File: config.mk
export PLATFORM = sky130hd
export DESIGN_NAME = my_chip
export DESIGN_NICKNAME = my_chip
export VERILOG_FILES = /design/flow/design.v
export SDC_FILE = /design/flow/constraint.sdc
export NUM_CORES = 4
export LEC_CHECK = 0
export CAP_MARGIN = 20
export CORE_MARGIN = 2
export CORE_UTILIZATION = 63
export SETUP_SLACK_MARGIN = 1.68
export SLEW_MARGIN = 20
File: constraint.sdc
create_clock -name core_clock -period 6.1 [get_ports {clock}]
set_input_delay 1.2200 -clock core_clock [delete_from_list [all_inputs] [get_ports {clock}]]
set_output_delay 1.2200 -clock core_clock [all_outputs]
set_load 0.01 [all_outputs]
File: design.v
`default_nettype none
module MagComp
  #(parameter WIDTH = 30)
  (output logic AltB, AeqB, AgtB,
   input logic [WIDTH-1:0] A,
   input logic [WIDTH-1:0] B);
  assign AltB= (A<B);
  assign AgtB= (A>B);
  assign AeqB= (A==B);
endmodule : MagComp
module Adder
  #(parameter WIDTH = 30)
  (output logic [WIDTH:0] S,
   input logic add,
   input logic [WIDTH-1:0] A,
   input logic [WIDTH-1:0] B);
  assign S = add ? A+B : A-B;
endmodule : Adder
module Multiplier
  #(parameter WIDTH = 30)
  (output logic [(WIDTH*2)-1:0] S,
   input logic [WIDTH-1:0] A,
   input logic [WIDTH-1:0] B);
  assign S = A*B;
endmodule : Multiplier
module Mux2to1
  #(parameter WIDTH = 30)
  (output logic [WIDTH-1:0]Y,
   input logic S,
   input logic [WIDTH-1:0]I0,
   input logic [WIDTH-1:0]I1);
  assign Y=S?I1:I0;
endmodule : Mux2to1
module Register
  #(parameter WIDTH = 3)
  (input logic [WIDTH-1:0] D,
   input logic en, clear,
   input logic clock,
   output logic [WIDTH-1:0] Q);
  always_ff @(posedge clock)
    if (clear)
      Q <= 0;
    else if (en)
      Q <= D;
    else
      Q <= Q;
endmodule: Register
module Counter
  #(parameter WIDTH = 4)
  (input logic clock,
   input logic clear,
   input logic en,
   output logic [WIDTH-1:0] Q);
  always_ff @(posedge clock) begin
    if (clear) begin
      Q <= 0;
    end
    else if (en) begin
      Q <= Q + 1'b1;
    end
    else begin
      Q <= Q;
    end
  end
endmodule: Counter
module Synchronizer
  (input logic async,
   input logic clock,
   output logic sync);
  logic tmp1, tmp2;
  assign tmp2 = tmp1;
  always_ff @(posedge clock)
    tmp1 <= async;
  always_ff @(posedge clock)
    sync <= tmp2;
endmodule : Synchronizer
module ShiftRegister_8_128 
  (input logic [7:0] data_in,
   input logic en,
   input logic clock, rst,
   output logic [127:0] Q);
  always_ff @(posedge clock) begin
    if (rst) begin
      Q <= 128'b0;
    end
    else if (en) begin
      Q <= {Q[119:0],data_in};
    end
    else begin
      Q <= Q;
    end
  end
endmodule : ShiftRegister_8_128
module ShiftRegister_6_96
  (input logic [5:0] data_in,
   input logic en,
   input logic clock, rst,
   output logic [95:0] Q);
  always_ff @(posedge clock) begin
    if (rst) begin
      Q <= 96'b0;
    end
    else if (en) begin
      Q <= {Q[89:0],data_in};
    end
    else begin
      Q <= Q;
    end
  end
endmodule : ShiftRegister_6_96
module ShiftRegister_48_96
  (input logic [47:0] data_in,
   input logic en,
   input logic clock, rst,
   output logic [95:0] Q);
  always_ff @(posedge clock) begin
    if (rst) begin
      Q <= 96'b0;
    end
    else if (en) begin
      Q <= {Q[47:0],data_in};
    end
    else begin
      Q <= Q;
    end
  end
endmodule : ShiftRegister_48_96
module edge_detector (
    input logic signal,
    input logic clk,
    output logic pulse
);
    logic tmp1;
    always_ff @(posedge clk) begin
        tmp1<=signal;
    end
    assign pulse = (~tmp1)& signal;
endmodule: edge_detector
module ShiftRegister_12_96
  (input logic [11:0] data_in,
   input logic en,
   input logic clock, rst,
   output logic [95:0] Q);
  always_ff @(posedge clock) begin
    if (rst) begin
      Q <= 96'b0;
    end
    else if (en) begin
      Q <= {Q[83:0],data_in};
    end
    else begin
      Q <= Q;
    end
  end
endmodule : ShiftRegister_12_96
module ShiftRegister_20_160
  (input logic [19:0] data_in,
   input logic en,
   input logic clock, rst,
   output logic [159:0] Q);
  always_ff @(posedge clock) begin
    if (rst) begin
      Q <= 160'b0;
    end
    else if (en) begin
      Q <= {Q[149:0],data_in};
    end
    else begin
      Q <= Q;
    end
  end
endmodule : ShiftRegister_20_160
module ShiftRegister_96_96
  (input logic [95:0] data_in,
   input logic en,
   input logic clock, rst,
   output logic [95:0] Q);
  always_ff @(posedge clock) begin
    if (rst) begin
      Q <= 96'b0;
    end
    else if (en) begin
      Q <= data_in;
    end
    else begin
      Q <= Q;
    end
  end
endmodule : ShiftRegister_96_96
module ShiftRegister_160_160
  (input logic [159:0] data_in,
   input logic en,
   input logic clock, rst,
   output logic [159:0] Q);
  always_ff @(posedge clock) begin
    if (rst) begin
      Q <= 160'b0;
    end
    else if (en) begin
      Q <= data_in;
    end
    else begin
      Q <= Q;
    end
  end
endmodule : ShiftRegister_160_160
module ShiftRegister_80_160
  (input logic [79:0] data_in,
   input logic en,
   input logic clock, rst,
   output logic [159:0] Q);
  always_ff @(posedge clock) begin
    if (rst) begin
      Q <= 160'b0;
    end
    else if (en) begin
      Q <= {Q[79:0],data_in};
    end
    else begin
      Q <= Q;
    end
  end
endmodule : ShiftRegister_80_160
module ShiftRegister_40_160
  (input logic [39:0] data_in,
   input logic en,
   input logic clock, rst,
   output logic [159:0] Q);
  always_ff @(posedge clock) begin
    if (rst) begin
      Q <= 160'b0;
    end
    else if (en) begin
      Q <= {Q[119:0],data_in};
    end
    else begin
      Q <= Q;
    end
  end
endmodule : ShiftRegister_40_160
`default_nettype none
module Add_Path(input logic [63:0] mat_A, mat_B,
                input logic clk, rst, add_en,
                input logic sign,
                output logic [159:0] mat_out,
                output logic finish);
    logic shift_en;
    logic [19:0] shift_in;
    logic [4:0] add1_out, add2_out;
    logic [3:0] add1_in1, add1_in2, add2_in1, add2_in2;
    Adder #(4) add1 (.S(add1_out), .add(~sign), .A(add1_in1), .B(add1_in2));
    Adder #(4) add2 (.S(add2_out), .add(~sign), .A(add2_in1), .B(add2_in2));
    assign shift_in[19:10] = {5'b0, add1_out};
    assign shift_in[9:0] = {5'b0, add2_out};
    ShiftRegister_20_160 shift1 (.data_in(shift_in), .en(shift_en), .clock(clk), .rst(rst), .Q(mat_out));
    add_fsm fsm (.mat_A(mat_A), .mat_B(mat_B), .clk(clk), .rst(rst), .add_en(add_en),
                 .add1_in1(add1_in1), .add1_in2(add1_in2), .add2_in1(add2_in1), .add2_in2(add2_in2),
                 .shift_en(shift_en), .finish(finish));
endmodule : Add_Path
module add_fsm (input logic [63:0] mat_A, mat_B,
                input logic clk, rst, add_en,
                output logic [3:0] add1_in1, add1_in2, add2_in1, add2_in2,
                output logic shift_en, finish);
    logic [3:0] mat_A_1, mat_A_2, mat_A_3, mat_A_4;
    logic [3:0] mat_A_5, mat_A_6, mat_A_7, mat_A_8;
    logic [3:0] mat_A_9, mat_A_10, mat_A_11, mat_A_12;
    logic [3:0] mat_A_13, mat_A_14, mat_A_15, mat_A_16;
    logic [3:0] mat_B_1, mat_B_2, mat_B_3, mat_B_4;
    logic [3:0] mat_B_5, mat_B_6, mat_B_7, mat_B_8;
    logic [3:0] mat_B_9, mat_B_10, mat_B_11, mat_B_12;
    logic [3:0] mat_B_13, mat_B_14, mat_B_15, mat_B_16;
    assign mat_A_1 = mat_A[63:60];
    assign mat_A_2 = mat_A[59:56];
    assign mat_A_3 = mat_A[55:52];
    assign mat_A_4 = mat_A[51:48];
    assign mat_A_5 = mat_A[47:44];
    assign mat_A_6 = mat_A[43:40];
    assign mat_A_7 = mat_A[39:36];
    assign mat_A_8 = mat_A[35:32];
    assign mat_A_9 = mat_A[31:28];
    assign mat_A_10 = mat_A[27:24];
    assign mat_A_11 = mat_A[23:20];
    assign mat_A_12 = mat_A[19:16];
    assign mat_A_13 = mat_A[15:12];
    assign mat_A_14 = mat_A[11:8];
    assign mat_A_15 = mat_A[7:4];
    assign mat_A_16 = mat_A[3:0];
    assign mat_B_1 = mat_B[63:60];
    assign mat_B_2 = mat_B[59:56];
    assign mat_B_3 = mat_B[55:52];
    assign mat_B_4 = mat_B[51:48];
    assign mat_B_5 = mat_B[47:44];
    assign mat_B_6 = mat_B[43:40];
    assign mat_B_7 = mat_B[39:36];
    assign mat_B_8 = mat_B[35:32];
    assign mat_B_9 = mat_B[31:28];
    assign mat_B_10 = mat_B[27:24];
    assign mat_B_11 = mat_B[23:20];
    assign mat_B_12 = mat_B[19:16];
    assign mat_B_13 = mat_B[15:12];
    assign mat_B_14 = mat_B[11:8];
    assign mat_B_15 = mat_B[7:4];
    assign mat_B_16 = mat_B[3:0];
    enum logic [3:0] {S,A1,A2,A3,A4,A5,A6,A7,A8,E} cur_state, n_state;
    always_comb begin
        case(cur_state)
            S: begin
                add1_in1 = 4'b0;
                add1_in2 = 4'b0;
                add2_in1 = 4'b0;
                add2_in2 = 4'b0;
                shift_en = 1'b0;
                finish = 1'b0;
                if(add_en) begin
                    n_state = A1;
                end
                else begin
                    n_state = S;
                end
            end
            A1: begin
                add1_in1 = mat_A_1;
                add1_in2 = mat_B_1;
                add2_in1 = mat_A_2;
                add2_in2 = mat_B_2;
                shift_en = 1'b1;
                finish = 1'b0;
                n_state = A2;
            end
            A2: begin
                add1_in1 = mat_A_3;
                add1_in2 = mat_B_3;
                add2_in1 = mat_A_4;
                add2_in2 = mat_B_4;
                shift_en = 1'b1;
                finish = 1'b0;
                n_state = A3;
            end
            A3: begin
                add1_in1 = mat_A_5;
                add1_in2 = mat_B_5;
                add2_in1 = mat_A_6;
                add2_in2 = mat_B_6;
                shift_en = 1'b1;
                finish = 1'b0;
                n_state = A4;
            end
            A4: begin
                add1_in1 = mat_A_7;
                add1_in2 = mat_B_7;
                add2_in1 = mat_A_8;
                add2_in2 = mat_B_8;
                shift_en = 1'b1;
                finish = 1'b0;
                n_state = A5;
            end
            A5: begin
                add1_in1 = mat_A_9;
                add1_in2 = mat_B_9;
                add2_in1 = mat_A_10;
                add2_in2 = mat_B_10;
                shift_en = 1'b1;
                finish = 1'b0;
                n_state = A6;
            end
            A6: begin
                add1_in1 = mat_A_11;
                add1_in2 = mat_B_11;
                add2_in1 = mat_A_12;
                add2_in2 = mat_B_12;
                shift_en = 1'b1;
                finish = 1'b0;
                n_state = A7;
            end
            A7: begin
                add1_in1 = mat_A_13;
                add1_in2 = mat_B_13;
                add2_in1 = mat_A_14;
                add2_in2 = mat_B_14;
                shift_en = 1'b1;
                finish = 1'b0;
                n_state = A8;
            end
            A8: begin
                add1_in1 = mat_A_15;
                add1_in2 = mat_B_15;
                add2_in1 = mat_A_16;
                add2_in2 = mat_B_16;
                shift_en = 1'b1;
                finish = 1'b0;
                n_state = E;
            end
            E: begin
                add1_in1 = 4'b0;
                add1_in2 = 4'b0;
                add2_in1 = 4'b0;
                add2_in2 = 4'b0;
                shift_en = 1'b0;
                finish = 1'b1;
                n_state = E;
            end
            default: begin
                add1_in1 = 4'b0;
                add1_in2 = 4'b0;
                add2_in1 = 4'b0;
                add2_in2 = 4'b0;
                shift_en = 1'b0;
                finish = 1'b0;
                n_state = S;
            end
        endcase
    end
    always_ff @(posedge clk) begin
        if(rst)
            cur_state <= S;
        else
            cur_state <= n_state;
    end
endmodule : add_fsm
`default_nettype none
module Multiply_Path(input logic [63:0] mat_A, mat_B,
                     input logic clk, rst, mult_en,
                     output logic [159:0] mat_out,
                     output logic finish);
    logic [3:0] mult1_in1, mult1_in2;
    logic [7:0] mult1_out;
    logic [3:0] mult2_in1, mult2_in2;
    logic [7:0] mult2_out;
    logic [3:0] mult3_in1, mult3_in2;
    logic [7:0] mult3_out;
    logic [3:0] mult4_in1, mult4_in2;
    logic [7:0] mult4_out;
    logic [3:0] mult5_in1, mult5_in2;
    logic [7:0] mult5_out;
    logic [3:0] mult6_in1, mult6_in2;
    logic [7:0] mult6_out;
    logic [3:0] mult7_in1, mult7_in2;
    logic [7:0] mult7_out;
    logic [3:0] mult8_in1, mult8_in2;
    logic [7:0] mult8_out;
    logic [7:0] add_in1, add_in2, add_in3, add_in4;
    logic [9:0] add_out;
    logic [7:0] add_in5, add_in6, add_in7, add_in8;
    logic [9:0] add_out2;
    logic layer_1_en, layer_2_en;
    Multiplier #(4) mult1(.S(mult1_out),
                          .A(mult1_in1),
                          .B(mult1_in2));
    Multiplier #(4) mult2(.S(mult2_out),
                          .A(mult2_in1),
                          .B(mult2_in2));
    Multiplier #(4) mult3(.S(mult3_out),
                          .A(mult3_in1),
                          .B(mult3_in2));
    Multiplier #(4) mult4(.S(mult4_out),
                          .A(mult4_in1),
                          .B(mult4_in2));
    Multiplier #(4) mult5(.S(mult5_out),
                          .A(mult5_in1),
                          .B(mult5_in2));
    Multiplier #(4) mult6(.S(mult6_out),
                          .A(mult6_in1),
                          .B(mult6_in2));
    Multiplier #(4) mult7(.S(mult7_out),
                          .A(mult7_in1),
                          .B(mult7_in2));
    Multiplier #(4) mult8(.S(mult8_out),
                          .A(mult8_in1),
                          .B(mult8_in2));
    Register #(32) layer_1_reg(.D({mult1_out, mult2_out, mult3_out, mult4_out}),
                               .en(layer_1_en),
                               .clock(clk),
                               .clear(rst),
                               .Q({add_in1, add_in2, add_in3, add_in4}));
    Register #(32) layer_1_2_reg(.D({mult5_out, mult6_out, mult7_out, mult8_out}),
                                 .en(layer_1_en),
                                 .clock(clk),
                                 .clear(rst),
                                 .Q({add_in5, add_in6, add_in7, add_in8}));
    assign add_out = add_in1 + add_in2 + add_in3 + add_in4;
    assign add_out2 = add_in5 + add_in6 + add_in7 + add_in8;
    ShiftRegister_20_160 shift_register(.data_in({add_out, add_out2}),
                                      .en(layer_2_en),
                                      .clock(clk),
                                      .rst(rst),
                                      .Q(mat_out));
    mult_fsm fsm(.mat_A(mat_A),
                 .mat_B(mat_B),
                 .clk(clk),
                 .rst(rst),
                 .mult_en(mult_en),
                 .mult1_in1(mult1_in1),
                 .mult1_in2(mult1_in2),
                 .mult2_in1(mult2_in1),
                 .mult2_in2(mult2_in2),
                 .mult3_in1(mult3_in1),
                 .mult3_in2(mult3_in2),
                 .mult4_in1(mult4_in1),
                 .mult4_in2(mult4_in2),
                 .mult5_in1(mult5_in1),
                 .mult5_in2(mult5_in2),
                 .mult6_in1(mult6_in1),
                 .mult6_in2(mult6_in2),
                 .mult7_in1(mult7_in1),
                 .mult7_in2(mult7_in2),
                 .mult8_in1(mult8_in1),
                 .mult8_in2(mult8_in2),
                 .layer_1_en(layer_1_en),
                 .layer_2_en(layer_2_en),
                 .finish(finish));
endmodule : Multiply_Path
module mult_fsm(input logic [63:0] mat_A, mat_B,
                input logic clk, rst, mult_en,
                output logic [3:0] mult1_in1, mult1_in2,
                output logic [3:0] mult2_in1, mult2_in2,
                output logic [3:0] mult3_in1, mult3_in2,
                output logic [3:0] mult4_in1, mult4_in2,
                output logic [3:0] mult5_in1, mult5_in2,
                output logic [3:0] mult6_in1, mult6_in2,
                output logic [3:0] mult7_in1, mult7_in2,
                output logic [3:0] mult8_in1, mult8_in2,
                output logic layer_1_en, layer_2_en, finish);
    logic [3:0] mat_A_1, mat_A_2, mat_A_3, mat_A_4;
    logic [3:0] mat_A_5, mat_A_6, mat_A_7, mat_A_8;
    logic [3:0] mat_A_9, mat_A_10, mat_A_11, mat_A_12;
    logic [3:0] mat_A_13, mat_A_14, mat_A_15, mat_A_16;
    logic [3:0] mat_B_1, mat_B_2, mat_B_3, mat_B_4;
    logic [3:0] mat_B_5, mat_B_6, mat_B_7, mat_B_8;
    logic [3:0] mat_B_9, mat_B_10, mat_B_11, mat_B_12;
    logic [3:0] mat_B_13, mat_B_14, mat_B_15, mat_B_16;
    assign mat_A_1 = mat_A[63:60];
    assign mat_A_2 = mat_A[59:56];
    assign mat_A_3 = mat_A[55:52];
    assign mat_A_4 = mat_A[51:48];
    assign mat_A_5 = mat_A[47:44];
    assign mat_A_6 = mat_A[43:40];
    assign mat_A_7 = mat_A[39:36];
    assign mat_A_8 = mat_A[35:32];
    assign mat_A_9 = mat_A[31:28];
    assign mat_A_10 = mat_A[27:24];
    assign mat_A_11 = mat_A[23:20];
    assign mat_A_12 = mat_A[19:16];
    assign mat_A_13 = mat_A[15:12];
    assign mat_A_14 = mat_A[11:8];
    assign mat_A_15 = mat_A[7:4];
    assign mat_A_16 = mat_A[3:0];
    assign mat_B_1 = mat_B[63:60];
    assign mat_B_2 = mat_B[59:56];
    assign mat_B_3 = mat_B[55:52];
    assign mat_B_4 = mat_B[51:48];
    assign mat_B_5 = mat_B[47:44];
    assign mat_B_6 = mat_B[43:40];
    assign mat_B_7 = mat_B[39:36];
    assign mat_B_8 = mat_B[35:32];
    assign mat_B_9 = mat_B[31:28];
    assign mat_B_10 = mat_B[27:24];
    assign mat_B_11 = mat_B[23:20];
    assign mat_B_12 = mat_B[19:16];
    assign mat_B_13 = mat_B[15:12];
    assign mat_B_14 = mat_B[11:8];
    assign mat_B_15 = mat_B[7:4];
    assign mat_B_16 = mat_B[3:0];
    enum logic [4:0] {S,M1,M2A1,M3A2,M4A3,M5A4,M6A5,M7A6,M8A7,A8,E} cur_state, n_state;
    always_comb begin
        case(cur_state)
            S: begin
                mult1_in1 = 4'b0;
                mult1_in2 = 4'b0;
                mult2_in1 = 4'b0;
                mult2_in2 = 4'b0;
                mult3_in1 = 4'b0;
                mult3_in2 = 4'b0;
                mult4_in1 = 4'b0;
                mult4_in2 = 4'b0;
                mult5_in1 = 4'b0;
                mult5_in2 = 4'b0;
                mult6_in1 = 4'b0;
                mult6_in2 = 4'b0;
                mult7_in1 = 4'b0;
                mult7_in2 = 4'b0;
                mult8_in1 = 4'b0;
                mult8_in2 = 4'b0;
                layer_1_en = 1'b0;
                layer_2_en = 1'b0;
                finish = 1'b0;
                if(mult_en)
                    n_state = M1;
                else
                    n_state = S;
            end
            M1: begin
                mult1_in1 = mat_A_1;
                mult1_in2 = mat_B_1;
                mult2_in1 = mat_A_2;
                mult2_in2 = mat_B_5;
                mult3_in1 = mat_A_3;
                mult3_in2 = mat_B_9;
                mult4_in1 = mat_A_4;
                mult4_in2 = mat_B_13;
                mult5_in1 = mat_A_1;
                mult5_in2 = mat_B_2;
                mult6_in1 = mat_A_2;
                mult6_in2 = mat_B_6;
                mult7_in1 = mat_A_3;
                mult7_in2 = mat_B_10;
                mult8_in1 = mat_A_4;
                mult8_in2 = mat_B_14;
                layer_1_en = 1'b1;
                layer_2_en = 1'b0;
                finish = 1'b0;
                n_state = M2A1;
            end
            M2A1: begin
                mult1_in1 = mat_A_1;
                mult1_in2 = mat_B_3;
                mult2_in1 = mat_A_2;
                mult2_in2 = mat_B_7;
                mult3_in1 = mat_A_3;
                mult3_in2 = mat_B_11;
                mult4_in1 = mat_A_4;
                mult4_in2 = mat_B_15;
                mult5_in1 = mat_A_1;
                mult5_in2 = mat_B_4;
                mult6_in1 = mat_A_2;
                mult6_in2 = mat_B_8;
                mult7_in1 = mat_A_3;
                mult7_in2 = mat_B_12;
                mult8_in1 = mat_A_4;
                mult8_in2 = mat_B_16;
                layer_1_en = 1'b1;
                layer_2_en = 1'b1;
                finish = 1'b0;
                n_state = M3A2;
            end
            M3A2: begin
                mult1_in1 = mat_A_5;
                mult1_in2 = mat_B_1;
                mult2_in1 = mat_A_6;
                mult2_in2 = mat_B_5;
                mult3_in1 = mat_A_7;
                mult3_in2 = mat_B_9;
                mult4_in1 = mat_A_8;
                mult4_in2 = mat_B_13;
                mult5_in1 = mat_A_5;
                mult5_in2 = mat_B_2;
                mult6_in1 = mat_A_6;
                mult6_in2 = mat_B_6;
                mult7_in1 = mat_A_7;
                mult7_in2 = mat_B_10;
                mult8_in1 = mat_A_8;
                mult8_in2 = mat_B_14;
                layer_1_en = 1'b1;
                layer_2_en = 1'b1;
                finish = 1'b0;
                n_state = M4A3;
            end
            M4A3: begin
                mult1_in1 = mat_A_5;
                mult1_in2 = mat_B_3;
                mult2_in1 = mat_A_6;
                mult2_in2 = mat_B_7;
                mult3_in1 = mat_A_7;
                mult3_in2 = mat_B_11;
                mult4_in1 = mat_A_8;
                mult4_in2 = mat_B_15;
                mult5_in1 = mat_A_5;
                mult5_in2 = mat_B_4;
                mult6_in1 = mat_A_6;
                mult6_in2 = mat_B_8;
                mult7_in1 = mat_A_7;
                mult7_in2 = mat_B_12;
                mult8_in1 = mat_A_8;
                mult8_in2 = mat_B_16;
                layer_1_en = 1'b1;
                layer_2_en = 1'b1;
                finish = 1'b0;
                n_state = M5A4;
            end
            M5A4: begin
                mult1_in1 = mat_A_9;
                mult1_in2 = mat_B_1;
                mult2_in1 = mat_A_10;
                mult2_in2 = mat_B_5;
                mult3_in1 = mat_A_11;
                mult3_in2 = mat_B_9;
                mult4_in1 = mat_A_12;
                mult4_in2 = mat_B_13;
                mult5_in1 = mat_A_9;
                mult5_in2 = mat_B_2;
                mult6_in1 = mat_A_10;
                mult6_in2 = mat_B_6;
                mult7_in1 = mat_A_11;
                mult7_in2 = mat_B_10;
                mult8_in1 = mat_A_12;
                mult8_in2 = mat_B_14;
                layer_1_en = 1'b1;
                layer_2_en = 1'b1;
                finish = 1'b0;
                n_state = M6A5;
            end
            M6A5: begin
                mult1_in1 = mat_A_9;
                mult1_in2 = mat_B_3;
                mult2_in1 = mat_A_10;
                mult2_in2 = mat_B_7;
                mult3_in1 = mat_A_11;
                mult3_in2 = mat_B_11;
                mult4_in1 = mat_A_12;
                mult4_in2 = mat_B_15;
                mult5_in1 = mat_A_9;
                mult5_in2 = mat_B_4;
                mult6_in1 = mat_A_10;
                mult6_in2 = mat_B_8;
                mult7_in1 = mat_A_11;
                mult7_in2 = mat_B_12;
                mult8_in1 = mat_A_12;
                mult8_in2 = mat_B_16;
                layer_1_en = 1'b1;
                layer_2_en = 1'b1;
                finish = 1'b0;
                n_state = M7A6;
            end
            M7A6: begin
                mult1_in1 = mat_A_13;
                mult1_in2 = mat_B_1;
                mult2_in1 = mat_A_14;
                mult2_in2 = mat_B_5;
                mult3_in1 = mat_A_15;
                mult3_in2 = mat_B_9;
                mult4_in1 = mat_A_16;
                mult4_in2 = mat_B_13;
                mult5_in1 = mat_A_13;
                mult5_in2 = mat_B_2;
                mult6_in1 = mat_A_14;
                mult6_in2 = mat_B_6;
                mult7_in1 = mat_A_15;
                mult7_in2 = mat_B_10;
                mult8_in1 = mat_A_16;
                mult8_in2 = mat_B_14;
                layer_1_en = 1'b1;
                layer_2_en = 1'b1;
                finish = 1'b0;
                n_state = M8A7;
            end
            M8A7: begin
                mult1_in1 = mat_A_13;
                mult1_in2 = mat_B_3;
                mult2_in1 = mat_A_14;
                mult2_in2 = mat_B_7;
                mult3_in1 = mat_A_15;
                mult3_in2 = mat_B_11;
                mult4_in1 = mat_A_16;
                mult4_in2 = mat_B_15;
                mult5_in1 = mat_A_13;
                mult5_in2 = mat_B_4;
                mult6_in1 = mat_A_14;
                mult6_in2 = mat_B_8;
                mult7_in1 = mat_A_15;
                mult7_in2 = mat_B_12;
                mult8_in1 = mat_A_16;
                mult8_in2 = mat_B_16;
                layer_1_en = 1'b1;
                layer_2_en = 1'b1;
                finish = 1'b0;
                n_state = A8;
            end
            A8: begin
                mult1_in1 = 4'b0;
                mult1_in2 = 4'b0;
                mult2_in1 = 4'b0;
                mult2_in2 = 4'b0;
                mult3_in1 = 4'b0;
                mult3_in2 = 4'b0;
                mult4_in1 = 4'b0;
                mult4_in2 = 4'b0;
                mult5_in1 = 4'b0;
                mult5_in2 = 4'b0;
                mult6_in1 = 4'b0;
                mult6_in2 = 4'b0;
                mult7_in1 = 4'b0;
                mult7_in2 = 4'b0;
                mult8_in1 = 4'b0;
                mult8_in2 = 4'b0;
                layer_1_en = 1'b0;
                layer_2_en = 1'b1;
                finish = 1'b0;
                n_state = E;
            end
            E: begin
                mult1_in1 = 4'b0;
                mult1_in2 = 4'b0;
                mult2_in1 = 4'b0;
                mult2_in2 = 4'b0;
                mult3_in1 = 4'b0;
                mult3_in2 = 4'b0;
                mult4_in1 = 4'b0;
                mult4_in2 = 4'b0;
                mult5_in1 = 4'b0;
                mult5_in2 = 4'b0;
                mult6_in1 = 4'b0;
                mult6_in2 = 4'b0;
                mult7_in1 = 4'b0;
                mult7_in2 = 4'b0;
                mult8_in1 = 4'b0;
                mult8_in2 = 4'b0;
                layer_1_en = 1'b0;
                layer_2_en = 1'b0;
                finish = 1'b1;
                n_state = E;
            end
            default: begin
                mult1_in1 = 4'b0;
                mult1_in2 = 4'b0;
                mult2_in1 = 4'b0;
                mult2_in2 = 4'b0;
                mult3_in1 = 4'b0;
                mult3_in2 = 4'b0;
                mult4_in1 = 4'b0;
                mult4_in2 = 4'b0;
                mult5_in1 = 4'b0;
                mult5_in2 = 4'b0;
                mult6_in1 = 4'b0;
                mult6_in2 = 4'b0;
                mult7_in1 = 4'b0;
                mult7_in2 = 4'b0;
                mult8_in1 = 4'b0;
                mult8_in2 = 4'b0;
                layer_1_en = 1'b0;
                layer_2_en = 1'b0;
                finish = 1'b0;
                n_state = S;
            end
        endcase
    end
    always_ff @(posedge clk) begin
        if(rst)
            cur_state <= S;
        else
            cur_state <= n_state;
    end
endmodule : mult_fsm
`default_nettype none
module Matrix_Calculator 
    (input logic [7:0] data_in,
     input logic enter, sw,
     input logic [1:0] operation,
     input logic clk, rst,
     output logic [4:0] data_out,
     output logic finish, error,
     output logic [3:0] index);
    logic input_en;
    logic[127:0] input_matrix;
    logic[1:0] input_op;
    logic[159:0] add_output, mul_output;
    logic[159:0] selected_output;
    logic[63:0] input_matrix_A, input_matrix_B;
    logic add_en, mul_en;
    logic add_finish, mul_finish;
    logic switch_pulse, enter_pulse;
    assign input_matrix_A = input_matrix[127:64];
    assign input_matrix_B = input_matrix[63:0];
    ShiftRegister_8_128 shift_register(.data_in(data_in),
                                      .en(enter_pulse && input_en),
                                      .clock(clk),
                                      .rst(rst),
                                      .Q(input_matrix));
    Register #(2) op_reg(.D(operation),
                         .en(enter_pulse && input_en),
                         .clock(clk),
                         .clear(rst),
                         .Q(input_op));
    Mux2to1 #(160) output_mux(.Y(selected_output),
                             .I1(add_output),
                             .I0(mul_output),
                             .S(input_op[1]));
    matrix_calc_fsm fsm(.clk(clk),
                        .rst(rst),
                        .enter(enter_pulse),
                        .add_finish(add_finish),
                        .mul_finish(mul_finish),
                        .finish(finish),
                        .input_op(input_op),
                        .input_en(input_en),
                        .error(error),
                        .mul_en(mul_en),
                        .add_en(add_en));
    Add_Path add_logic(.mat_A(input_matrix_A),
                       .mat_B(input_matrix_B),
                       .clk(clk),
                       .rst(rst),
                       .add_en(add_en),
                       .sign(input_op[0]),
                       .mat_out(add_output),
                       .finish(add_finish));
    Multiply_Path mul_logic(.mat_A(input_matrix_A),
                            .mat_B(input_matrix_B),
                            .clk(clk),
                            .rst(rst),
                            .mult_en(mul_en),
                            .mat_out(mul_output),
                            .finish(mul_finish));
    edge_detector sw_de(.clk(clk),
                        .signal(sw),
                        .pulse(switch_pulse));
    edge_detector ed_de(.clk(clk),
                        .signal(enter),
                        .pulse(enter_pulse));
    logic [4:0] index_count;
    Counter #(5) index_counter(.clock(clk),
                               .clear(rst),
                               .en(finish && switch_pulse),
                               .Q(index_count));
    assign index = index_count[4:1];
    always_comb begin
        case(index_count)
            5'b0000_0: data_out = selected_output[159:155];
            5'b0000_1: data_out = selected_output[154:150];
            5'b0001_0: data_out = selected_output[149:145];
            5'b0001_1: data_out = selected_output[144:140];
            5'b0010_0: data_out = selected_output[139:135];
            5'b0010_1: data_out = selected_output[134:130];
            5'b0011_0: data_out = selected_output[129:125];
            5'b0011_1: data_out = selected_output[124:120];
            5'b0100_0: data_out = selected_output[119:115];
            5'b0100_1: data_out = selected_output[114:110];
            5'b0101_0: data_out = selected_output[109:105];
            5'b0101_1: data_out = selected_output[104:100];
            5'b0110_0: data_out = selected_output[99:95];
            5'b0110_1: data_out = selected_output[94:90];
            5'b0111_0: data_out = selected_output[89:85];
            5'b0111_1: data_out = selected_output[84:80];
            5'b1000_0: data_out = selected_output[79:75];
            5'b1000_1: data_out = selected_output[74:70];
            5'b1001_0: data_out = selected_output[69:65];
            5'b1001_1: data_out = selected_output[64:60];
            5'b1010_0: data_out = selected_output[59:55];
            5'b1010_1: data_out = selected_output[54:50];
            5'b1011_0: data_out = selected_output[49:45];
            5'b1011_1: data_out = selected_output[44:40];
            5'b1100_0: data_out = selected_output[39:35];
            5'b1100_1: data_out = selected_output[34:30];
            5'b1101_0: data_out = selected_output[29:25];
            5'b1101_1: data_out = selected_output[24:20];
            5'b1110_0: data_out = selected_output[19:15];
            5'b1110_1: data_out = selected_output[14:10];
            5'b1111_0: data_out = selected_output[9:5];
            5'b1111_1: data_out = selected_output[4:0];
            default: data_out = 5'b0;
        endcase
    end
endmodule : Matrix_Calculator
module matrix_calc_fsm (input logic clk, rst,
                        input logic enter,
                        input logic [1:0] input_op,
                        input logic add_finish, mul_finish,
                        output logic finish,
                        output logic input_en, error,
                        output logic mul_en, add_en);
    enum logic [4:0] {S,S1,S2,S3,S4,S5,S6,S7,S8,
                      S9,S10,S11,S12,S13,S14,S15,S16,
                      M,A,E,F} cur_state, n_state;
    always_comb begin
        case(cur_state)
            S: begin
                input_en = 1'b1;
                error = 1'b0;
                mul_en = 1'b0;
                add_en = 1'b0;
                finish = 1'b0;
                if(enter) begin
                    n_state = S1;
                end
                else begin
                    n_state = S;
                end
            end
            S1: begin
                input_en = 1'b1;
                error = 1'b0;
                mul_en = 1'b0;
                add_en = 1'b0;
                finish = 1'b0;
                if(enter) begin
                    n_state = S2;
                end
                else begin
                    n_state = S1;
                end
            end
            S2: begin
                input_en = 1'b1;
                error = 1'b0;
                mul_en = 1'b0;
                add_en = 1'b0;
                finish = 1'b0;
                if(enter) begin
                    n_state = S3;
                end
                else begin
                    n_state = S2;
                end
            end
            S3: begin
                input_en = 1'b1;
                error = 1'b0;
                mul_en = 1'b0;
                add_en = 1'b0;
                finish = 1'b0;
                if(enter) begin
                    n_state = S4;
                end
                else begin
                    n_state = S3;
                end
            end
            S4: begin
                input_en = 1'b1;
                error = 1'b0;
                mul_en = 1'b0;
                add_en = 1'b0;
                finish = 1'b0;
                if(enter) begin
                    n_state = S5;
                end
                else begin
                    n_state = S4;
                end
            end
            S5: begin
                input_en = 1'b1;
                error = 1'b0;
                mul_en = 1'b0;
                add_en = 1'b0;
                finish = 1'b0;
                if(enter) begin
                    n_state = S6;
                end
                else begin
                    n_state = S5;
                end
            end
            S6: begin
                input_en = 1'b1;
                error = 1'b0;
                mul_en = 1'b0;
                add_en = 1'b0;
                finish = 1'b0;
                if(enter) begin
                    n_state = S7;
                end
                else begin
                    n_state = S6;
                end
            end
            S7: begin
                input_en = 1'b1;
                error = 1'b0;
                mul_en = 1'b0;
                add_en = 1'b0;
                finish = 1'b0;
                if(enter) begin
                    n_state = S8;
                end
                else begin
                    n_state = S7;
                end
            end
            S8: begin
                input_en = 1'b1;
                error = 1'b0;
                mul_en = 1'b0;
                add_en = 1'b0;
                finish = 1'b0;
                if(enter) begin
                    n_state = S9;
                end
                else begin
                    n_state = S8;
                end
            end
            S9: begin
                input_en = 1'b1;
                error = 1'b0;
                mul_en = 1'b0;
                add_en = 1'b0;
                finish = 1'b0;
                if(enter) begin
                    n_state = S10;
                end
                else begin
                    n_state = S9;
                end
            end
            S10: begin
                input_en = 1'b1;
                error = 1'b0;
                mul_en = 1'b0;
                add_en = 1'b0;
                finish = 1'b0;
                if(enter) begin
                    n_state = S11;
                end
                else begin
                    n_state = S10;
                end
            end
            S11: begin
                input_en = 1'b1;
                error = 1'b0;
                mul_en = 1'b0;
                add_en = 1'b0;
                finish = 1'b0;
                if(enter) begin
                    n_state = S12;
                end
                else begin
                    n_state = S11;
                end
            end
            S12: begin
                input_en = 1'b1;
                error = 1'b0;
                mul_en = 1'b0;
                add_en = 1'b0;
                finish = 1'b0;
                if(enter) begin
                    n_state = S13;
                end
                else begin
                    n_state = S12;
                end
            end
            S13: begin
                input_en = 1'b1;
                error = 1'b0;
                mul_en = 1'b0;
                add_en = 1'b0;
                finish = 1'b0;
                if(enter) begin
                    n_state = S14;
                end
                else begin
                    n_state = S13;
                end
            end
            S14: begin
                input_en = 1'b1;
                error = 1'b0;
                mul_en = 1'b0;
                add_en = 1'b0;
                finish = 1'b0;
                if(enter) begin
                    n_state = S15;
                end
                else begin
                    n_state = S14;
                end
            end
            S15: begin
                input_en = 1'b1;
                error = 1'b0;
                mul_en = 1'b0;
                add_en = 1'b0;
                finish = 1'b0;
                if(enter) begin
                    n_state = S16;
                end
                else begin
                    n_state = S15;
                end
            end
            S16: begin
                input_en = 1'b0;
                mul_en = 1'b0;
                add_en = 1'b0;
                finish = 1'b0;
                if (input_op == 2'b00) begin
                    n_state = M;
                    error = 1'b0;
                    mul_en = 1'b1;
                end
                else if (input_op[1] == 1'b1) begin
                    n_state = A;
                    error = 1'b0;
                    add_en = 1'b1;
                end
                else begin
                    n_state = F;
                    error = 1'b1;
                end
            end
            F: begin
                input_en = 1'b0;
                error = 1'b1;
                mul_en = 1'b0;
                add_en = 1'b0;
                finish = 1'b0;
                n_state = F;
            end
            M: begin
                input_en = 1'b0;
                mul_en = 1'b0;
                add_en = 1'b0;
                error = 1'b0;
                if (mul_finish) begin
                    n_state = E;
                    finish = 1'b1;
                end
                else begin
                    n_state = M;
                    finish = 1'b0;
                end
            end
            A: begin
                input_en = 1'b0;
                mul_en = 1'b0;
                add_en = 1'b0;
                error = 1'b0;
                if (add_finish) begin
                    n_state = E;
                    finish = 1'b1;
                end
                else begin
                    n_state = A;
                    finish = 1'b0;
                end
            end
            E: begin
                input_en = 1'b0;
                mul_en = 1'b0;
                add_en = 1'b0;
                error = 1'b0;
                finish = 1'b1;
                n_state = E;
            end
            default: begin
                input_en = 1'b0;
                mul_en = 1'b0;
                add_en = 1'b0;
                error = 1'b0;
                finish = 1'b0;
                n_state = S;
            end
        endcase
    end
    always_ff @(posedge clk) begin
        if(rst)
            cur_state <= S;
        else
            cur_state <= n_state;
    end
endmodule : matrix_calc_fsm
`default_nettype none
module my_chip (
    input logic [11:0] io_in,  
    output logic [11:0] io_out,  
    input logic clock,
    input logic reset  
);
    logic [7:0] data_in;
    logic enter, sw;
    logic rst;
    logic [1:0] operation;
    logic [4:0] data_out;
    logic finish, error;
    logic [3:0] index;
    Synchronizer sync1(.async(io_in[0]), .clock(clock), .sync(data_in[0]));
    Synchronizer sync2(.async(io_in[1]), .clock(clock), .sync(data_in[1]));
    Synchronizer sync3(.async(io_in[2]), .clock(clock), .sync(data_in[2]));
    Synchronizer sync4(.async(io_in[3]), .clock(clock), .sync(data_in[3]));
    Synchronizer sync5(.async(io_in[4]), .clock(clock), .sync(data_in[4]));
    Synchronizer sync6(.async(io_in[5]), .clock(clock), .sync(data_in[5]));
    Synchronizer sync7(.async(io_in[6]), .clock(clock), .sync(data_in[6]));
    Synchronizer sync8(.async(io_in[7]), .clock(clock), .sync(data_in[7]));
    Synchronizer sync9(.async(io_in[8]), .clock(clock), .sync(enter));
    Synchronizer sync10(.async(io_in[9]), .clock(clock), .sync(sw));
    Synchronizer sync11(.async(io_in[10]), .clock(clock), .sync(operation[0]));
    Synchronizer sync12(.async(io_in[11]), .clock(clock), .sync(operation[1]));
    Synchronizer sync13(.async(reset), .clock(clock), .sync(rst));
    assign io_out[4:0] = data_out[4:0];
    assign io_out[5] = finish;
    assign io_out[6] = error;
    assign io_out[10:7] = index[3:0];
    assign io_out[11] = 1'b0;
    Matrix_Calculator matrix_calculator(.data_in(data_in),
                                        .enter(enter),
                                        .sw(sw),
                                        .operation(operation), 
                                        .clk(clock), 
                                        .rst(rst), 
                                        .data_out(data_out), 
                                        .finish(finish), 
                                        .error(error), 
                                        .index(index));
endmodule
File: run.sh
#!/bin/bash
# the make line also repeats each setting of config.mk as NAME=value (left out here)
make -C /OpenROAD-flow-scripts/flow DESIGN_CONFIG=/design/flow/config.mk WORK_HOME=/design/flow/orfs CLKGATE_MAP_FILE= finish
==> notes.md, run 1 <==
run results: sequential share of power 49.8%, worst vdd rail ir drop 0.2356 mV, worst hold path class flop to flop, yosys stat area 25430 um2, FF-to-FF Start matrix_calculator.mul_logic.fsm.cur_state[10], Final Max Tran Viols 0, Worst Setup EP io_out[2], count leader, synth nand2_1, switching pwr 1477 uW, tool warnings roughly 40, met1 Usage GRT a little over 40%, outcome complete, no violations, fp_density 63.86%, Post-Route WL a little under 70000 um, mux frac, synth roughly 2%, CP max-delay cell dfxtp_2, total gr overflow 0, die footprint 41990 um2, crit path capture type output pin, most used flip-flop cell dfxtp_1, TritonCTS clock tree yes, mapped cell area ~25000 um2, layout overhead on the synthesized area 8.886%, Crit. path cell count 11, CTS buffer count between 50 and 60, largest net degree at the start of global routing 173, Yosys top cell by area dfxtp_1, top cells by count, synth nand2_1 (888), dfxtp_1 (509), a21oi_1 (472), vias in the first global route 20950, Post-synth regs a little over 500, Hold Crit Endpoint sync3.sync, final tally of hold violations 0, post-synthesis xor/xnor area fraction 1.412%, compound-cell area share of the yosys netlist 19.15%, Relative slew margins ~29%, Root Driver clkbuf_16, clock network fraction of total power 48.1%, Clock Latency Late Sink around 610 ps, Unique cell types 68, actual slew at the worst max-slew pin 1065 ps, area share, top type between 40% and 50%, clock slew at reported path FFs 60 ps, Setup TNS 0 ps, initial antenna violation count 0, pre-CTS setup slack 1393 ps, number of synthesized flops with an enable pin 0, Seq/Total Area, Yosys 40.07%, global-route wire length before repair 110200 um, clk buf depth 3, PortBufs 24, Setup CP Type flop to output pin, GR Util All Layers around 33%, fin crit share between 70% and 80%, Worst Path Buf+Inv 4, critical path fanouts, max 24, reg-to-reg endpoint matrix_calculator.mul_logic.layer_1_reg.Q[15], Seq. pwr between 3000 and 4000 uW, Util after Layout 69.53%, core footprint 39820 um2, post-DR vias/cell 6.051, flop-to-flop setup slack 1900 ps, # Cells Yosys around 3100, RSZ-0062 raised after global routing yes, via count 21730, Reg2Reg Depth 15, adder share 11.59%, Post-DRT Antenna Nets 0, Sw Ratio 21.91%, ANT cells 0, fmax 232.4 MHz, Hold Path Depth 0, crit path from matrix_calculator.index_counter.Q[1], top-level I/O count 26, HPWL after DPL 46260 um, Logic power comb 146 uW, DRT iter0 DRCs roughly 2000, drc violations 0, Syn Inst Count approximately 3100, Crit path arrival time just over 3000 ps, largest cells by area after synthesis dfxtp_1 (40%), nand2_1 (13%), a21oi_1 (9.3%), maxcap violations 0, critical path startpoint category flop, Final Worst Setup Slack 1796 ps, Post-Syn Nets 3341, post-layout min period 4304 ps, busiest grt layer met2, total power just under 7000 uW, Worst Path Required 4880 ps, met2 usage 55.59%, internal power 5266 uW, top power consumer group registers, FP Rows approximately 73, Avg Cell Area, Syn 8.122 um2, Clock group between 3000 and 4000 uW, Min-Delay Startpoint sync3.tmp1, Hold-fix buffers, CTS 0, Post-Synth Simple-Gate Area roughly a fifth, vertical die size 204.9 um, Comb power frac 2.2%, top logic cell family in the synthesized netlist simple AND/OR/NAND/NOR gates, H-Tree Depth 2, drt pass-1 iters 6, Pleak 0.009777 uW, Nets 3236, Final setup viols 0, Final GP Congestion 0.9324, routing usage on met3 5.059%, crit-path max cell delay 360 ps, asr flop ratio synth 0%, Die X between 200 and 250 um, clock net sink count 509, Power Density 243.5 nW/um2, wire per inst 19.20 um, critical-path cell list ha_1 -> buf_8 -> inv_4 -> nor2_4 -> ha_4 -> buf_12 -> a221oi_1 -> o21ai_0 -> a22oi_1 -> nand3_1 -> dlygate4sd2_1, Clock Skews 14.65 ps, Synth Warn # 11, Top delay family on crit path buffers and inverters
==> layer usage <==
metal	vias to the layer above	part of all wire, %	routed length [um]
met5	-	0	0
met4	0	5.7	3932
met3	196	5.8	3977
met2	697	48	33400
met1	10340	40	27630
li1	10490	-	-
==> through the flow <==
step | cell area [um2] | instances | hold WS (ps)
final | 27690 | 3591 | 325.9
after global routing | 27690 | 3591 | 329.2
after CTS | 27570 | 3590 | 327.3
after detailed placement | 25680 | 3493 | 313.8
after global placement | 25680 | 3493 | 309.9
after floorplan | 25430 | 3131 | 309.6
==> cell type report <==
class | count | area, um2
Sequential cell | 509 | 10210
Fill cell | 3328 | 12130
Multi-Input combinational cell | 2324 | 14190
Inverter | 68 | 259.0
Clock buffer | 76 | 1514
Timing Repair Buffer | 71 | 646.9
Tap cell | 525 | 656.9
Clock inverter | 18 | 220.2
==> repair_timing <==
item | CTS | global route
setup endpoints to repair | 5 | 27
gates cloned | 0 | 0
buffers inserted | 3 | 1
pin swaps | 2 | 6
gates resized | 37 | 20
==> inputs of run 2 (changes only) <==
ABC_AREA = 1   (was default)
CELL_PAD_IN_SITES_DETAIL_PLACEMENT = 2   (was default)
CELL_PAD_IN_SITES_GLOBAL_PLACEMENT = 1   (was default)
CORE_ASPECT_RATIO = 1.64   (was default)
CORE_UTILIZATION = 24   (was 63)
CTS_CLUSTER_DIAMETER = 99   (was default)
MAX_ROUTING_LAYER = met4   (was default)
MIN_ROUTING_LAYER = met1   (was default)
PLACE_DENSITY = 0.47   (was default)
SETUP_SLACK_MARGIN = default   (was 1.68)
TNS_END_PERCENT = 50   (was default)
clock period = 11.1 ns   (was 6.1 ns; I/O delays follow)
==> run 2 against run 1 <==
Effect of this change:
- worst setup slack improved by 3000 ps
- count of clock-buffer cells in the layout increased by 7
- sequential cell count unchanged
- clock skew increased by 12 ps
- critical endpoint is now io_out[3]
- largest cell class unchanged
- largest power group is now clock
- highest routed layer unchanged
==> notes.md, run 2 <==
run results: post-layout min period 6303 ps, Unique cell types 44 (was 68), pre-CTS setup slack 5422 ps (was 1393 ps), Clock group 2090 uW (was 3240 uW), Final setup viols 0 (unchanged), Seq. pwr 1890 uW (was 3360 uW), critical path fanouts, max 64 (was 24), Resized Gates After CTS 0 (was 37), wire per inst 20.75 um (was 19.20 um), yosys stat area 26780 um2 (was 25430 um2), number of synthesized flops with an enable pin 0 (unchanged), Comb power frac 3.5% (was 2.2%), crit-path max cell delay 580 ps (was 360 ps), met3 routed WL 1679 um (was 3977 um), drc violations 0 (unchanged), most used flip-flop cell dfxtp_1 (unchanged), HPWL after DPL 76680 um (was 46260 um), Avg Cell Area, Syn 7.184 um2 (was 8.122 um2), FP Rows 157 (was 73), reg-to-reg endpoint matrix_calculator.mul_logic.layer_1_2_reg.Q[30] (was matrix_calculator.mul_logic.layer_1_reg.Q[15]), core footprint 111200 um2 (was 39820 um2), # Cells Yosys 3728 (was 3131), Nets 3841 (was 3236), TritonCTS clock tree yes (unchanged), Clock Latency Late Sink 670 ps (was 610 ps), PortBufs 24 (unchanged), Final Max Tran Viols 0 (unchanged), post-DR vias/cell 4.706 (was 6.051), Syn Inst Count 3728 (was 3131), vertical die size 431.8 um (was 204.9 um), Post-synth regs 509 (unchanged), Hold Crit Endpoint sync3.sync (unchanged), Logic power comb 144 uW (was 146 uW), Worst Path Required 8880 ps (was 4880 ps), sequential share of power 45.9% (was 49.8%), metal1 wirelength 39140 um (was 27630 um), outcome complete, no violations (unchanged), flop-to-flop setup slack 6560 ps (was 1900 ps), clock net sink count 509 (unchanged), largest cells by area after synthesis dfxtp_1 (38%), nor2_1 (9.9%), nand2_1 (9.6%) (was dfxtp_1 (40%), nand2_1 (13%), a21oi_1 (9.3%)), drt pass-1 iters 5 (was 6), worst hold path class flop to flop (unchanged), Area after DPL 28010 um2 (was 25680 um2), switching pwr 1014 uW (was 1477 uW), critical path startpoint category flop (unchanged), Pleak 0.01347 uW (was 0.009777 uW), Post-Synth Simple-Gate Area 23.35% (was 20.67%), crit path from matrix_calculator.op_reg.Q[1] (was matrix_calculator.index_counter.Q[1]), RSZ-0062 raised after global routing no (was yes), Crit path arrival time 4080 ps (was 3080 ps), fp_density 24.09% (was 63.86%), Hold-fix buffers, CTS 0 (unchanged), top cells by count, synth nor2_1 (705), nand2_1 (688), dfxtp_1 (509) (was nand2_1 (888), dfxtp_1 (509), a21oi_1 (472)), Relative slew margins 31.83% (was 28.88%), Worst Setup EP io_out[3] (was io_out[2]), Worst Path Buf+Inv 4 (unchanged), Met2 Routed Length 61460 um (was 33400 um), clock network fraction of total power 50.6% (was 48.1%), clock slew at reported path FFs 60 ps (about the same), Yosys top cell by area dfxtp_1 (unchanged), Top delay family on crit path buffers and inverters (unchanged), Final GP Congestion 0.8023 (was 0.9324), total power 4130 uW (was 6744 uW), Clock Skews 26.67 ps (was 14.65 ps), layout overhead on the synthesized area 12.10% (was 8.886%), Post-Syn Nets 3938 (was 3341), mapped cell area 26780 um2 (was 25430 um2), Min-Delay Startpoint sync3.tmp1 (unchanged), fmax 158.7 MHz, clk buf depth 3 (unchanged), design area 30020 um2 (was 27690 um2), global-route wire length before repair 162000 um (was 110200 um), Setup CP Type flop to output pin (unchanged), total gr overflow 0 (unchanged), top power consumer group clock (was registers), CP max-delay cell buf_4 (was dfxtp_2), FF-to-FF Start matrix_calculator.mul_logic.fsm.cur_state[8] (was matrix_calculator.mul_logic.fsm.cur_state[10]), Hold Path Depth 0 (unchanged), top-level I/O count 26 (unchanged), Seq/Total Area, Yosys 38.05% (was 40.07%), top logic cell family in the synthesized netlist simple AND/OR/NAND/NOR gates (unchanged), vias in the first global route 26380 (was 20950), actual slew at the worst max-slew pin 1015 ps (was 1065 ps), DRT iter0 DRCs 956 (was 1968), Power Density 137.6 nW/um2 (was 243.5 nW/um2), Die X 264.9 um (was 204.9 um), fin crit share 56.78% (was 70.55%), initial antenna violation count 1 (was 0), Setup TNS 0 ps (unchanged), largest net degree at the start of global routing 141 (was 173), adder share 11.01% (was 11.59%), mux frac, synth 0% (was 2.017%), Post-DRT Antenna Nets 0 (unchanged), Reg2Reg Depth 14 (was 15), via count 24040 (was 21730), post-CTS setup repair buffer count 0 (was 3), GR Util All Layers 19.11% (was 32.97%), Post-Route WL 106000 um (was 68940 um), final tally of hold violations 0 (unchanged), CTS buffer count 58 (was 52), Top Layer Used met4 (unchanged), compound-cell area share of the yosys netlist 16.86% (was 19.15%), Sw Ratio 24.54% (was 21.91%), Root Driver clkbuf_16 (unchanged), maxcap violations 0 (unchanged), worst vdd rail ir drop 0.1095 mV (was 0.2356 mV), Synth Warn # 11 (unchanged), Crit. path cell count 11 (unchanged), die footprint 114400 um2 (was 41990 um2), H-Tree Depth 2 (unchanged), asr flop ratio synth 0% (unchanged), Final Worst Setup Slack 4797 ps (was 1796 ps), tool warnings 34 (was 40), critical-path cell list inv_6 -> buf_4 -> buf_4 -> o21ai_0 -> nand2_1 -> o21ai_0 -> nor2_1 -> nand2_1 -> nor2_1 -> nand3_1 -> clkdlybuf4s50_1 (was ha_1 -> buf_8 -> inv_4 -> nor2_4 -> ha_4 -> buf_12 -> a221oi_1 -> o21ai_0 -> a22oi_1 -> nand3_1 -> dlygate4sd2_1), internal power 3116 uW (was 5266 uW), count leader, synth nor2_1 (was nand2_1), post-synthesis xor/xnor area fraction 1.439% (was 1.412%), crit path capture type output pin (unchanged), area share, top type 38.05% (was 40.07%)
## run 2: routing by layer
layer  vias to the layer above  GRT usage (%)
met3                       137          1.594
met1                     11920          18.45
met2                       187          38.95
met5                         -              -
li1                      11800              -
met4                         0          6.613
## run 2: layout make-up
class                      count  area, um2
tap                         1431       1790
sequential                   509      10200
multi-input combinational   2632      14130
clock buffer                  83       1687
clock inverter                23      320.3
inverter                     383       1461
antenna                        1      2.502
timing repair buffer          47      432.9
fill                       13140      81160
## run 2: stage by stage
stage               std cells  utilization [%]  hold slack [ps]
finish                   5109            27.00            323.7
global route             5109            27.00            334.0
CTS                      5108            27.00            326.5
detailed placement       5002            25.19            313.2
global placement         5001            25.17            309.5
floorplan                3728                -            309.6
==> inputs of run 3 (changes only) <==
CELL_PAD_IN_SITES_DETAIL_PLACEMENT = default   (was 2)
CELL_PAD_IN_SITES_GLOBAL_PLACEMENT = default   (was 1)
CORE_ASPECT_RATIO = 1.41   (was 1.64)
CORE_UTILIZATION = 72   (was 24)
CTS_CLUSTER_DIAMETER = 374   (was 99)
CTS_CLUSTER_SIZE = 10   (was default)
HOLD_SLACK_MARGIN = 0.3   (was default)
MAX_ROUTING_LAYER = default   (was met4)
MIN_ROUTING_LAYER = default   (was met1)
PLACE_DENSITY = default   (was 0.47)
PLACE_DENSITY_LB_ADDON = 0.12   (was default)
SETUP_SLACK_MARGIN = 1.13   (was default)
TNS_END_PERCENT = 5   (was 50)
clock period = 3.81 ns   (was 11.1 ns; I/O delays follow)
==> run 3 against run 2 <==
Effect of this change:
- worst setup slack got worse by 4300 ps
- count of clock-buffer cells in the layout fell by 26
- sequential power grew to 2.9 times the previous value
- cell count decreased by 18%
- sequential cell count stayed put
- highest routed layer is now met5
==> notes.md, run 3 <==
run results: number of synthesized flops with an enable pin 0 (unchanged), mux frac, synth 0% (unchanged), fin crit share 87.57% (was 56.78%), Hold Path Depth 0 (unchanged), Synth Warn # 11 (unchanged), total gr overflow 0 (unchanged), Clock group 4660 uW (was 2090 uW), Post-synth regs 509 (unchanged), top cells by count, synth nor2_1 (705), nand2_1 (688), dfxtp_1 (509) (unchanged), H-Tree Depth 2 (unchanged), HPWL after DPL 52540 um (was 76680 um), Top delay family on crit path adder cells (was buffers and inverters), RSZ-0062 raised after global routing yes (was no), Hold Crit Endpoint sync9.sync (was sync3.sync), Avg Cell Area, Syn 7.184 um2 (unchanged), mapped cell area 26780 um2 (unchanged), drt pass-1 iters 6 (was 5), Seq. pwr 5510 uW (was 1890 uW), outcome complete, no violations (unchanged), PortBufs 24 (unchanged), critical path startpoint category flop (unchanged), CTS buffer count 56 (was 58), ANT cells 0 (was 1), top-level I/O count 26 (unchanged), Post-Synth Simple-Gate Area 23.35% (unchanged), Die X 166.4 um (was 264.9 um), compound-cell area share of the yosys netlist 16.86% (unchanged), top power consumer group registers (was clock), via count 25750 (was 24040), Pleak 0.01392 uW (was 0.01347 uW), Power Density 352.8 nW/um2 (was 137.6 nW/um2), GR Util All Layers 41.03% (was 19.11%), critical path fanouts, max 7 (was 64), Clock Latency Late Sink 610 ps (was 670 ps), Syn Inst Count 3728 (unchanged), post-synthesis xor/xnor area fraction 1.439% (unchanged), CP max-delay cell fa_1 (was buf_4), largest net degree at the start of global routing 173 (was 141), Sw Ratio 23.50% (was 24.54%), Final setup viols 0 (unchanged), die footprint 38780 um2 (was 114400 um2), most used flip-flop cell dfxtp_1 (unchanged), Final GP Congestion 1.007 (was 0.8023), clock net sink count 509 (unchanged), drc violations 0 (unchanged), Reg2Reg Depth 17 (was 14), yosys stat area 26780 um2 (unchanged), Worst Path Required 4320 ps (was 8880 ps), tool warnings 39 (was 34), Relative slew margins 28.82% (was 31.83%), Yosys top cell by area dfxtp_1 (unchanged), actual slew at the worst max-slew pin 1068 ps (was 1015 ps), Filler cells 2438 (was 13140), fp_density 73.27% (was 24.09%), clock network fraction of total power 43.7% (was 50.6%), clk buf depth 3 (unchanged), FP Rows 83 (was 157), adder share 11.01% (unchanged), Setup TNS 0 ps (unchanged), # Cells Yosys 3728 (unchanged), Root Driver clkbuf_16 (unchanged), Clock Skews 32.46 ps (was 26.67 ps), Post-DRT Antenna Nets 0 (unchanged), largest cells by area after synthesis dfxtp_1 (38%), nor2_1 (9.9%), nand2_1 (9.6%) (unchanged), worst vdd rail ir drop 0.5100 mV (was 0.1095 mV), fmax 299.7 MHz, maxcap violations 0 (unchanged), Setup CP Type flop to flop (was flop to output pin), Worst Path Buf+Inv 6 (was 4), count leader, synth nor2_1 (unchanged), reg-to-reg endpoint matrix_calculator.mul_logic.layer_1_reg.Q[29] (was matrix_calculator.mul_logic.layer_1_2_reg.Q[30]), design area 30250 um2 (was 30020 um2), flop-to-flop setup slack 470 ps (was 6560 ps), vertical die size 233.0 um (was 431.8 um), clock slew at reported path FFs 60 ps (about the same), initial antenna violation count 1 (unchanged), Nets 3944 (was 3841), Post-Syn Nets 3938 (unchanged), post-DR vias/cell 6.127 (was 4.706), Worst Setup EP matrix_calculator.mul_logic.layer_1_reg.Q[29] (was io_out[3]), crit path from matrix_calculator.mul_logic.fsm.cur_state[1] (was matrix_calculator.op_reg.Q[1]), global-route wire length before repair 127500 um (was 162000 um), Min-Delay Startpoint sync9.tmp1 (was sync3.tmp1), Unique cell types 44 (unchanged), vias in the first global route 25080 (was 26380), final tally of hold violations 0 (unchanged), FF-to-FF Start matrix_calculator.mul_logic.fsm.cur_state[1] (was matrix_calculator.mul_logic.fsm.cur_state[8]), Logic power comb 496 uW (was 144 uW), sequential share of power 51.7% (was 45.9%), top logic cell family in the synthesized netlist simple AND/OR/NAND/NOR gates (unchanged), core footprint 36560 um2 (was 111200 um2), DRT iter0 DRCs 3120 (was 956), crit-path max cell delay 530 ps (was 580 ps), Final Max Tran Viols 0 (unchanged), Comb power frac 4.7% (was 3.5%), wire per inst 19.59 um (was 20.75 um), Area after DPL 27290 um2 (was 28010 um2), worst hold path class flop to flop (unchanged), critical-path cell list inv_1 -> nand4_4 -> buf_6 -> inv_12 -> buf_6 -> o22ai_4 -> nand2_2 -> fa_1 -> inv_1 -> fa_1 -> ha_1 -> a21o_1 -> a31oi_2 -> xor2_1 -> nand2_1 -> nand2_1 -> inv_1 (was inv_6 -> buf_4 -> buf_4 -> o21ai_0 -> nand2_1 -> o21ai_0 -> nor2_1 -> nand2_1 -> nor2_1 -> nand3_1 -> clkdlybuf4s50_1), switching pwr 2508 uW (was 1014 uW), Crit path arrival time 3840 ps (was 4080 ps), layout overhead on the synthesized area 12.95% (was 12.10%), Crit. path cell count 17 (was 11), Seq/Total Area, Yosys 38.05% (unchanged), asr flop ratio synth 0% (unchanged), area share, top type 38.05% (unchanged), most numerous cell on the critical path inv_1, TritonCTS clock tree yes (unchanged), post-layout min period about 3300 ps, internal power 8166 uW (was 3116 uW), crit path capture type flop (was output pin), Post-Route WL 82320 um (was 106000 um)
[run 3: per-stage QoR]
stage / total power, uW / util [%] / setup WS (ps) / instances / hold slack (ps)
2_1_floorplan: 5916 / - / 743.3 / 3728 / 309.6
6_report: 10670 / 82.76 / 473.6 / 4203 / 323.8
3_5_place_dp: 6050 / 74.66 / 270.0 / 4073 / 314.7
3_3_place_gp: 6031 / 74.66 / 279.5 / 4073 / 310.7
5_1_grt: 10940 / 82.76 / 375.6 / 4203 / 332.4
4_1_cts: 10640 / 81.73 / 560.4 / 4181 / 323.2
[run 3: what timing repair did]
| action | in CTS | in global routing |
|---|---|---|
| endpoints found under the setup margin | 69 | 124 |
| resized | 177 | 68 |
| setup buffers | 43 | 20 |
| gates cloned | 5 | 2 |
| hold buffers | 0 | 0 |
| hold endpoints to repair | 0 | 0 |
| pin swaps | 39 | 28 |
[run 3: routing by layer]
| layer | vias up | GRT usage [%] | share of wire, % |
|---|---|---|---|
| li1 | 11980 | - | - |
| met1 | 11880 | 43.55 | 34 |
| met2 | 1381 | 71.55 | 48 |
| met3 | 505 | 6.192 | 7.3 |
| met4 | 2 | 34.99 | 10 |
| met5 | - | 0 | 0.011 |
[run 3: layout make-up]
type	instances	area (um2)	share of cell area, %
Multi-Input combinational cell	2632	14890	49.21
Sequential cell	509	10230	33.81
Timing Repair Buffer	148	1526	5.046
Inverter	383	1520	5.025
Clock buffer	57	1405	4.645
Tap cell	467	584.3	1.932
Clock inverter	3	58.81	0.1944
Timing Repair inverter	4	42.54	0.1406
==> inputs of run 4 (changes only) <==
ABC_AREA = default   (was 1)
CORE_ASPECT_RATIO = default   (was 1.41)
CTS_CLUSTER_DIAMETER = default   (was 374)
CTS_CLUSTER_SIZE = default   (was 10)
HOLD_SLACK_MARGIN = default   (was 0.3)
PLACE_DENSITY_LB_ADDON = default   (was 0.12)
SETUP_SLACK_MARGIN = 0.58   (was 1.13)
TNS_END_PERCENT = default   (was 5)
clock period = 3.91 ns   (was 3.81 ns; I/O delays follow)
==> run 4 against run 3 <==
Effect of this change:
- non-clock buffer count rose by 42
- now fails the layout checks on negative setup slack
- core utilization rose by 1.6 points
- clock power rose by 3%
- global-route usage fell by 0.37 points
- via count fell by 8.1%
- worst setup slack got worse by 630 ps
- count of clock-buffer cells in the layout rose by 20
- largest power group unchanged
- cell count fell by 13%
- sequential cell count did not move
- clock skew fell by 14 ps
==> notes.md, run 4 <==
run results: outcome complete, but fails checks (was complete, no violations), Layout Check Fails negative setup slack, Fin Hold WS 325.6 ps (was 323.8 ps), most used flip-flop cell dfxtp_1 (unchanged), post-DR vias/cell 6.503 (was 6.127), Final Max Tran Viols 0 (unchanged), global-route wire length before repair 117900 um (was 127500 um), post-synthesis xor/xnor area fraction 1.412% (was 1.439%), Worst Path Buf+Inv 3 (was 6), CTS buffer count 50 (was 56), HPWL after DPL 48050 um (was 52540 um), clock network fraction of total power 46.7% (was 43.7%), H-Tree Depth 2 (unchanged), Util after Layout 84.40% (was 82.76%), Post-Syn Nets 3341 (was 3938), sequential share of power 50.8% (was 51.7%), Reg2Reg Depth 15 (was 17), crit-path max cell delay 400 ps (was 530 ps), top cells by count, synth nand2_1 (888), dfxtp_1 (509), a21oi_1 (472) (was nor2_1 (705), nand2_1 (688), dfxtp_1 (509)), initial antenna violation count 2 (was 1), Clock Skews 18.76 ps (was 32.46 ps), wire per inst 21.18 um (was 19.59 um), CP max-delay cell a222oi_1 (was fa_1), Post-Route WL 77040 um (was 82320 um), largest cells by area after synthesis dfxtp_1 (40%), nand2_1 (13%), a21oi_1 (9.3%) (was dfxtp_1 (38%), nor2_1 (9.9%), nand2_1 (9.6%)), Avg Cell Area, Syn 8.122 um2 (was 7.184 um2), critical path startpoint category flop (unchanged), crit path from matrix_calculator.index_counter.Q[1] (was matrix_calculator.mul_logic.fsm.cur_state[1]), DRT iter0 DRCs 3057 (was 3120), reg-to-reg endpoint matrix_calculator.mul_logic.layer_1_reg.Q[31] (was matrix_calculator.mul_logic.layer_1_reg.Q[29]), Seq/Total Area, Yosys 40.07% (was 38.05%), mapped cell area 25430 um2 (was 26780 um2), Setup CP Type flop to output pin (was flop to flop), vertical die size 191.9 um (was 233.0 um), Area after DPL 26520 um2 (was 27290 um2), worst vdd rail ir drop 0.4066 mV (was 0.5100 mV), critical path fanouts, max 5 (was 7), top power consumer group registers (unchanged), layout overhead on the synthesized area 14.93% (was 12.95%), clock slew at reported path FFs 60 ps (about the same), Seq. pwr 5230 uW (was 5510 uW), switching pwr 2269 uW (was 2508 uW), Min-Delay Startpoint sync13.tmp1 (was sync9.tmp1), mux frac, synth 2.017% (was 0%), tool warnings 39 (unchanged), Hold-fix buffers, CTS 0 (unchanged), die footprint 36840 um2 (was 38780 um2), maxcap violations 0 (unchanged), Logic power comb 265 uW (was 496 uW), Unique cell types 68 (was 44), Crit path arrival time 3280 ps (was 3840 ps), Nets 3355 (was 3944), # Cells Yosys 3131 (was 3728), Root Driver clkbuf_16 (unchanged), Clock group 4810 uW (was 4660 uW), core footprint 34630 um2 (was 36560 um2), post-layout min period 4064 ps, Sw Ratio 22.01% (was 23.50%), worst hold path class flop to flop (unchanged), clock net sink count 509 (unchanged), drc violations 0 (unchanged), actual slew at the worst max-slew pin 1008 ps (was 1068 ps), adder share 11.59% (was 11.01%), Post-DRT Antenna Nets 0 (unchanged), flop-to-flop setup slack 90 ps (was 470 ps), count leader, synth nand2_1 (was nor2_1), Power Density 352.8 nW/um2 (about the same), dpl cells 3490 (was 4073), Die X 191.9 um (was 166.4 um), RSZ-0062 raised after global routing yes (unchanged), asr flop ratio synth 0% (unchanged), Syn Inst Count 3131 (was 3728), Pleak 0.01044 uW (was 0.01392 uW), fp_density 73.44% (was 73.27%), Hold Path Depth 0 (unchanged), largest net degree at the start of global routing 195 (was 173), compound-cell area share of the yosys netlist 19.15% (was 16.86%), FF-to-FF Start matrix_calculator.mul_logic.fsm.cur_state[9] (was matrix_calculator.mul_logic.fsm.cur_state[1]), area share, top type 40.07% (was 38.05%), internal power 8041 uW (was 8166 uW), FP Rows 68 (was 83), yosys stat area 25430 um2 (was 26780 um2), fin cells 3638 (was 4203), Worst Path Required 3130 ps (was 4320 ps), PortBufs 24 (unchanged), Clock Latency Late Sink 610 ps (about the same), final tally of hold violations 0 (unchanged), TritonCTS clock tree yes (unchanged), Relative slew margins 32.69% (was 28.82%), via count 23660 (was 25750), critical-path cell list buf_6 -> ha_4 -> buf_6 -> a222oi_1 -> o21ai_1 -> nand3_1 -> o211ai_1 -> a222oi_1 -> o2111ai_1 -> buf_4 (was inv_1 -> nand4_4 -> buf_6 -> inv_12 -> buf_6 -> o22ai_4 -> nand2_2 -> fa_1 -> inv_1 -> fa_1 -> ha_1 -> a21o_1 -> a31oi_2 -> xor2_1 -> nand2_1 -> nand2_1 -> inv_1), ANT cells 0 (unchanged), Yosys top cell by area dfxtp_1 (unchanged), Setup TNS -154.2 ps (was 0 ps), Comb power frac 2.6% (was 4.7%), total gr overflow 0 (unchanged), design area 29230 um2 (was 30250 um2), Synth Warn # 11 (unchanged), number of synthesized flops with an enable pin 0 (unchanged), fin crit share 103.9% (was 87.57%), vias in the first global route 22290 (was 25080), Worst Setup EP io_out[3] (was matrix_calculator.mul_logic.layer_1_reg.Q[29]), Final setup viols 1 (was 0), crit path capture type output pin (was flop), fmax 246.1 MHz, Post-synth regs 509 (unchanged), Final Worst Setup Slack -154.2 ps (was 473.6 ps), top-level I/O count 26 (unchanged), Filler cells 2019 (was 2438), Hold Crit Endpoint sync13.sync (was sync9.sync), Crit. path cell count 10 (was 17), top logic cell family in the synthesized netlist simple AND/OR/NAND/NOR gates (unchanged), Top delay family on crit path AND-OR/OR-AND gates (was adder cells), clk buf depth 3 (unchanged), Final GP Congestion 0.9559 (was 1.007), Post-Synth Simple-Gate Area 20.67% (was 23.35%), drt pass-1 iters 8 (was 6), GR Util All Layers 40.66% (was 41.03%)
## run 4: layout make-up
type | count | area (um2) | area share (%)
Multi-Input combinational cell | 2326 | 14840 | 50.78
Sequential cell | 509 | 10220 | 34.95
Timing Repair Buffer | 190 | 1713 | 5.861
Inverter | 68 | 261.5 | 0.8947
Clock buffer | 77 | 1504 | 5.146
Clock inverter | 13 | 121.4 | 0.4153
Tap cell | 455 | 569.3 | 1.948
## run 4: metrics by stage
stage	setup WS [ps]	power (uW)
after global placement	153.5	5585
after floorplan	207.7	5502
final	-154.2	10310
after detailed placement	38.69	5588
after global routing	-208.7	10540
after CTS	138.5	10280
## run 4: per-layer routing
metal,GRT usage (%),vias up,wire (um)
met3,9.501,406,7688
met4,26.12,4,5634
met5,0,-,25
li1,-,10740,-
met1,48.96,11140,28490
met2,65.47,1369,35200
## run 4: what timing repair did
| action | 4_1_cts | 5_1_grt |
|---|---|---|
| buffers inserted | 40 | 14 |
| gates cloned | 4 | 0 |
| resized | 121 | 75 |
| setup endpoints to repair | 44 | 48 |
| pin swaps | 59 | 48 |
Power figures rest on the tool's default switching activity, not on a simulated workload.
